## v18
==> flow/design.v (excerpt) <==
module cache (
    input   logic           i_hclk,
    input   logic           i_hnreset,
    input   logic           i_hsel_m,
    input   logic   [31:0]  i_haddr_m,
    input   logic           i_hwrite_m,
    input   logic   [ 2:0]  i_hsize_m,
    input   logic   [ 2:0]  i_hburst_m,
    input   logic   [ 3:0]  i_hprot_m,
    input   logic   [ 1:0]  i_htrans_m,
    input   logic           i_hmastlock_m,
    input   logic           i_hready_m,
    input   logic   [31:0]  i_hwdata_m,
    output  logic           o_hready_m,
    output  logic           o_hresp_m,
    output  logic   [31:0]  o_hrdata_m,
    input   logic           i_nbypass,
    input   logic   [31:0]  i_climit,
    input   logic           i_d_cache_en,
    output  logic           o_hsel_sl,
    output  logic           o_hready_i_sl,
    output  logic   [31:0]  o_haddr_sl,
    output  logic           o_hwrite_sl,
    output  logic   [2:0]   o_hsize_sl,
    output  logic   [1:0]   o_htrans_sl,
    output  logic   [31:0]  o_hwdata_sl,
    input   logic   [31:0]  i_hrdata_sl,
    input   logic           i_hready_o_sl,
    input   logic           i_hresp_sl,
    output  logic           o_mem_en,
    output  logic           o_mem_we,
    output  logic   [7:0]   o_mem_addr,
    output  logic   [31:0]  o_mem_wdata,
    input   logic   [31:0]  i_mem_rdata
    );
    logic           miss_cache;
    logic           calc_sync_rst;
    logic           calc_en;
    logic   [29:0]  calc_addr;
    logic           calc_wr_rdy;
    logic   [7:0]   calc_mem_addr_cache;
    logic   [7:0]   calc_mem_addr_load;
    logic   [31:0]  mem_rdata;
    logic           mem_en;
    logic           mem_we;
    logic   [7:0]   mem_addr;
    cache_ahb_ctrl_mem cache_ahb_ctrl_mem (
        .i_hclk (i_hclk),
        .i_hnreset (i_hnreset),
        .i_hsel (i_hsel_m),
        .i_haddr (i_haddr_m),
        .i_hwrite (i_hwrite_m),
        .i_hsize (i_hsize_m),
        .i_hburst (i_hburst_m),
        .i_hprot (i_hprot_m),
  ...
For scale: ~2,700 cells after synthesis, ~0.023 sq mm of cells after synthesis.
==> flow/config.mk <==
export PLATFORM = sky130hd
export DESIGN_NAME = cache
export DESIGN_NICKNAME = cache
export VERILOG_FILES = /design/flow/design.v
export SDC_FILE = /design/flow/constraint.sdc
export NUM_CORES = 4
export LEC_CHECK = 0
export CAP_MARGIN = 20
export CELL_PAD_IN_SITES_DETAIL_PLACEMENT = 1
export CELL_PAD_IN_SITES_GLOBAL_PLACEMENT = 3
export CORE_MARGIN = 2
export CORE_UTILIZATION = 72
export CTS_CLUSTER_DIAMETER = 236
export CTS_CLUSTER_SIZE = 17
export HOLD_SLACK_MARGIN = 0.28
export MAX_ROUTING_LAYER = met4
export MIN_ROUTING_LAYER = met2
export PLACE_DENSITY_LB_ADDON = 0.25
export SETUP_SLACK_MARGIN = 0.46
export SLEW_MARGIN = 20
==> flow/constraint.sdc <==
create_clock -name core_clock -period 12.0 [get_ports {i_hclk}]
set_input_delay 2.4000 -clock core_clock [delete_from_list [all_inputs] [get_ports {i_hclk}]]
set_output_delay 2.4000 -clock core_clock [all_outputs]
set_load 0.01 [all_outputs]
run.sh (not shown) runs the stock make flow with config.mk's settings and CLKGATE_MAP_FILE=.
3_1_place_gp_skip_io: v18 exited with error
Input-level comparison between v23 and v18:
- MIN_ROUTING_LAYER: met2 -> unset
- CTS_CLUSTER_DIAMETER: 236 -> unset
- PLACE_DENSITY_LB_ADDON: 0.25 -> unset
- PLACE_DENSITY: unset -> 0.37
- MAX_ROUTING_LAYER: met4 -> unset
- CELL_PAD_IN_SITES_GLOBAL_PLACEMENT: 3 -> unset
- CELL_PAD_IN_SITES_DETAIL_PLACEMENT: 1 -> unset
- SETUP_SLACK_MARGIN: 0.46 -> unset
- HOLD_SLACK_MARGIN: 0.28 -> unset
- ABC_AREA: unset -> 1
- CTS_CLUSTER_SIZE: 17 -> 24
- the clock period (ns, I/O delays scaled along): 12.0 -> 8.97
Findings:
Diff v18 -> v23: sequential cell area fraction in the yosys report has increased, number of standard-cell rows in the floorplan fell 1.5%, number of distinct library cells after synthesis fell by 54%, number of standard cells after synthesis climbed 18%, floorplan core area saw a decrease.
Cmp v23 and v18 / netlist area before placement / higher: v18
Per the comparison of v23 with v18, share of the core filled by cells before placement ~0 delta, total cell area reported by yosys after synthesis went down by about 3%.
v23 did not run to completion, as it errored out during 4_1_cts.
What v2 does differently from v23 at the input level:
- CORE_UTILIZATION changed from 72 to 40
- PLACE_DENSITY changed from 0.37 to 0.6
- CTS_CLUSTER_SIZE removed (was 24)
- ABC_AREA removed (was 1)
- the clock period (ns, I/O delays scaled along) changed from 8.97 to 8.24
Results
Stage in which a tool error killed v23: 4_1_cts. v2 ran in full, but the layout does not pass; the checks complain about setup timing. NOTE count of mapped cells out of synthesis v23->v2 decreased by more than 10%. Relative to v23, final weighted congestion in routability-driven placement has decreased by about 8% in v2. Summary of v2 over v23: placeable core region climbed 85%; cell area after synthesis climbed 3.0%; compound-cell area share of the yosys netlist climbed 10 points.
diff inputs: v2 => v36
- CORE_UTILIZATION: 40 -> 58
- TNS_END_PERCENT: unset -> 5
- PLACE_DENSITY: 0.6 -> 0.8
- the clock period (ns, I/O delays scaled along): 8.24 -> 6.59
Notes after the runs:
[diff] total power, v36 relative to v2: regression. v36 ran in full, but the layout does not pass; the checks complain about setup timing. Looking at initial antenna violation count across v36 and v2, the one that comes out lower is v2. Iteration count of the initial detailed-routing pass (higher): v36. Taking v2 as the reference point, the final worst-path setup slack of v36 falls by 2.12 ns. Measured against each other, v36 and v2 differ in combinational power share, the higher figure coming from v36. From v2 to v36 the numbers moved as follows: buffer count excluding the clock tree in the final layout has decreased, number of clock-tree buffers in the layout went up, core utilization before placement went up 18 points, average cell area after synthesis essentially unchanged. Diff v2 -> v36 | routed length per instance | up by more than 10%.
Modified inputs, v38 compared to v36
- CORE_UTILIZATION now 66, was 58
- TNS_END_PERCENT no longer set, was 5
- PLACE_DENSITY no longer set, was 0.8
- SETUP_SLACK_MARGIN now 1.33, previously not set
- MAX_ROUTING_LAYER now met4, previously not set
- the clock period (ns, I/O delays scaled along) now 9.5, was 6.59
### Flow results
- Diff v36 -> v38: half-perimeter wire length after detailed placement went down 5.5%; adder-cell area share of the yosys netlist held; die height went down 12 um.
- On v38: post-CTS setup-driven buffer insertion count is 69 higher than what v36 gave.
- v38 did not finish; the tool stopped in 5_1_grt with error GRT-0116.
- v36 -> v38: number of instances in the synthesized netlist delta 0, exact match
- Diff v36..v38 | number of nets in the synthesized netlist | unchanged
What v4 does differently from v38 at the input level:
- TNS_END_PERCENT newly set to 5
- CORE_UTILIZATION changed from 66 to 58
- CTS_CLUSTER_DIAMETER newly set to 40
- the clock period (ns, I/O delays scaled along) changed from 9.5 to 6.94
- v4: complete, dirty (capacitance limit, slew limit, setup timing)
- Any difference in net count after synthesis between v4 and v38 is small enough to ignore.
- Taking v38 as the reference, in v4 post-synthesis chip area from yosys neither gained nor lost much; core box area went up; HPWL after detailed placement increased 4.1 mm; setup slack at placement now sits lower; post-CTS repair timing setup buffer count lower.
- v4 vs v38 — vertical die size climbed by a few percent
- Measured against v38, the number of rows created at floorplan of v4 comes out at 1.06 times the reference value.
- v4 against v38: final weighted congestion in routability-driven placement dropped 7.8%, die area now larger.
No activity file was given, so power comes from the tool's default toggle rates.
